## top_level
module top_level(f1,f2,p,in_1,in_2,out,clk,clk2);
input [7:0]in_1, in_2;
input clk;
input clk2;
input [15:0]p;   
input [15:0]f1,f2;  
output [15:0]out;
wire [15:0]a,b;
wire [15:0]r1,r2,r3,r4,r5;
convert inst_1(.float(a), .int8(in_1), .clk(clk));  
convert inst_2(.float(b), .int8(in_2), .clk(clk));
mult inst_3(.B(f1), .C(r1), .A(a), .clk(clk));   
mult inst_4(.B(f2), .C(r2), .A(b), .clk(clk));
main_adder inst_5 (.AA(r1), .BB(r2),.clk(clk), .R_add(r3)); 
mux inst_6(.in1(r4), .in2(p), .sel(clk2), .out(r5));  
main_adder inst_7 (.AA(r3), .BB(r5),.clk(clk), .R_add(r4));  
assign out=r4;
endmodule
Settings: LEC_CHECK=0, ABC_AREA=1, CAP_MARGIN=20, CORE_ASPECT_RATIO=0.5, CORE_MARGIN=9, CORE_UTILIZATION=58, CTS_CLUSTER_DIAMETER=55, CTS_CLUSTER_SIZE=11, MAX_ROUTING_LAYER=met5, MIN_ROUTING_LAYER=met1, PLACE_DENSITY_LB_ADDON=0.0, SLEW_MARGIN=20; clock period 20.0 ns.
run.sh (not shown) runs the stock make flow with config.mk's settings and CLKGATE_MAP_FILE=.
The baseline produced a clean layout.
Then changed:
Settings changed: CORE_ASPECT_RATIO 0.5 to 1.81, CORE_MARGIN 9 to 2, CORE_UTILIZATION 58 to 70, CTS_CLUSTER_DIAMETER 55 to 96, CTS_CLUSTER_SIZE 11 to default, PLACE_DENSITY from default to 0.65, PLACE_DENSITY_LB_ADDON 0.0 to default.
Clock period 20.0 ns to 11.1 ns, I/O delays scaled along.
Now the flow finished but failed the layout checks on negative setup slack.
Worst setup slack is worse by 3.7 ns.
Final area came out higher by 6.0%.
Then changed:
Settings changed: CORE_ASPECT_RATIO 1.81 to 0.88, CORE_UTILIZATION 70 to 72, CTS_CLUSTER_SIZE from default to 36, PLACE_DENSITY 0.65 to 0.67.
Clock period 11.1 ns to 11.4 ns, I/O delays scaled along.
Result: The changed run completed and failed the layout checks on negative setup slack. First-iteration DRC count increases by 17%. Design area decreases by 1.4%. Wire length decreases by 7.7%. Via count barely changes. Die size decreases by 2.9%. Worst setup slack improved by 0.29 ns. Global-route usage decreases by 3.4 points. Worst hold slack got worse by 0.016 ns. Final cell count stays flat.
Then changed:
Settings changed: CTS_CLUSTER_DIAMETER 96 to 339, TNS_END_PERCENT from default to 35.
Clock period 11.4 ns to 7.7 ns, I/O delays scaled along.
The changed run finished with negative setup slack left. Design area goes up by 5.5%. Worst hold slack degrades by 0.0053 ns. Utilization goes up by 4.6 points. Clock-buffer cell count goes down by 1. Worst setup slack degrades by 2.3 ns. Wire length goes up by 7.8%. Clock skew barely changes. First-iteration DRC count goes up by 19%.
Then changed:
Settings changed: CORE_ASPECT_RATIO 0.88 to default, CORE_UTILIZATION 72 to 70, CTS_CLUSTER_DIAMETER 339 to default, CTS_CLUSTER_SIZE 36 to default, MAX_ROUTING_LAYER met5 to default, MIN_ROUTING_LAYER met1 to default, PLACE_DENSITY 0.67 to default, TNS_END_PERCENT 35 to default.
Clock period 7.7 ns to 18.2 ns, I/O delays scaled along.
Result: The changed run ran to the end with no violations; final area drops by 9.7%; sequential cell count does not change.
Then changed:
Settings changed: ABC_AREA 1 to default, CORE_UTILIZATION 70 to 24.
The changed run finished with timing, DRC and antenna clean.
Wire length shrinks by 1.5%.
Sequential cell count stays the same.

Starting RTL as in the previous note.
Design top_level, start of the top module:
module top_level(f1,f2,p,in_1,in_2,out,clk,clk2);
input [7:0]in_1, in_2;
input clk;
input clk2;
input [15:0]p;   
input [15:0]f1,f2;  
output [15:0]out;
wire [15:0]a,b;
wire [15:0]r1,r2,r3,r4,r5;
convert inst_1(.float(a), .int8(in_1), .clk(clk));  
convert inst_2(.float(b), .int8(in_2), .clk(clk));
mult inst_3(.B(f1), .C(r1), .A(a), .clk(clk));   
mult inst_4(.B(f2), .C(r2), .A(b), .clk(clk));
main_adder inst_5 (.AA(r1), .BB(r2),.clk(clk), .R_add(r3)); 
mux inst_6(.in1(r4), .in2(p), .sel(clk2), .out(r5));  
main_adder inst_7 (.AA(r3), .BB(r5),.clk(clk), .R_add(r4));  
assign out=r4;
endmodule
make LEC_CHECK=0 CAP_MARGIN=20 CORE_MARGIN=2 CORE_UTILIZATION=59 CTS_CLUSTER_DIAMETER=358 CTS_CLUSTER_SIZE=99 PLACE_DENSITY_LB_ADDON=0.17 SLEW_MARGIN=20 finish   # period 13.5 ns
The baseline completed with no timing, DRC or antenna violations.
Edit:
CORE_UTILIZATION = 72   (was 59)
CTS_CLUSTER_DIAMETER = unset   (was 358)
CTS_CLUSTER_SIZE = unset   (was 99)
PLACE_DENSITY = 0.66   (was unset)
PLACE_DENSITY_LB_ADDON = unset   (was 0.17)
clock period = 10.2 ns   (was 13.5 ns; I/O delays follow)
What happened:
- Now the flow ended with an error in global routing, error ODB-0269
- synthesized cell count stays the same
- die area drops by about 18%
- synthesized area is unchanged
Edit:
CORE_UTILIZATION = 69   (was 72)
clock period = 10.3 ns   (was 10.2 ns; I/O delays follow)
What happened: Now the flow completed and failed the layout checks on setup timing; synthesized area is unchanged; die area went up by a few percent; synthesized cell count does not change.
Edit:
CAP_MARGIN = 15   (was 20)
CORE_UTILIZATION = 72   (was 69)
CTS_CLUSTER_DIAMETER = 52   (was unset)
CTS_CLUSTER_SIZE = 32   (was unset)
TNS_END_PERCENT = 35   (was unset)
Effect: The new run completed, yet does not pass: setup timing; utilization went up by 3.8 points; worst hold slack improves by 0.020 ns; sequential cell count stays the same; final cell count went down by 0.52%; worst setup slack degrades by 0.26 ns; routed wire length went up by 6.4%; clock-buffer cell count went up by 3; cell area went down by 0.80%; via count went up by 3.6%.
Edit:
CAP_MARGIN = 20   (was 15)
CORE_UTILIZATION = 40   (was 72)
CTS_CLUSTER_DIAMETER = unset   (was 52)
CTS_CLUSTER_SIZE = unset   (was 32)
PLACE_DENSITY = unset   (was 0.66)
TNS_END_PERCENT = unset   (was 35)
clock period = 13.5 ns   (was 10.3 ns; I/O delays follow)
Result:
- This time the run ran to the end with no violations
- sequential cell count stays the same
- cell area came out lower by 2.9%
- worst setup slack gets better by 1.9 ns
- global-route usage goes down by 21 points
Edit:
CORE_UTILIZATION = 16   (was 40)
clock period = 13.3 ns   (was 13.5 ns; I/O delays follow)
Effect: Register-to-register slack degrades by 0.02 ns; worst hold slack gains 0.016 ns; final cell count increases by 30%; clock-buffer cell count goes down by 4; die area went up by 150%.
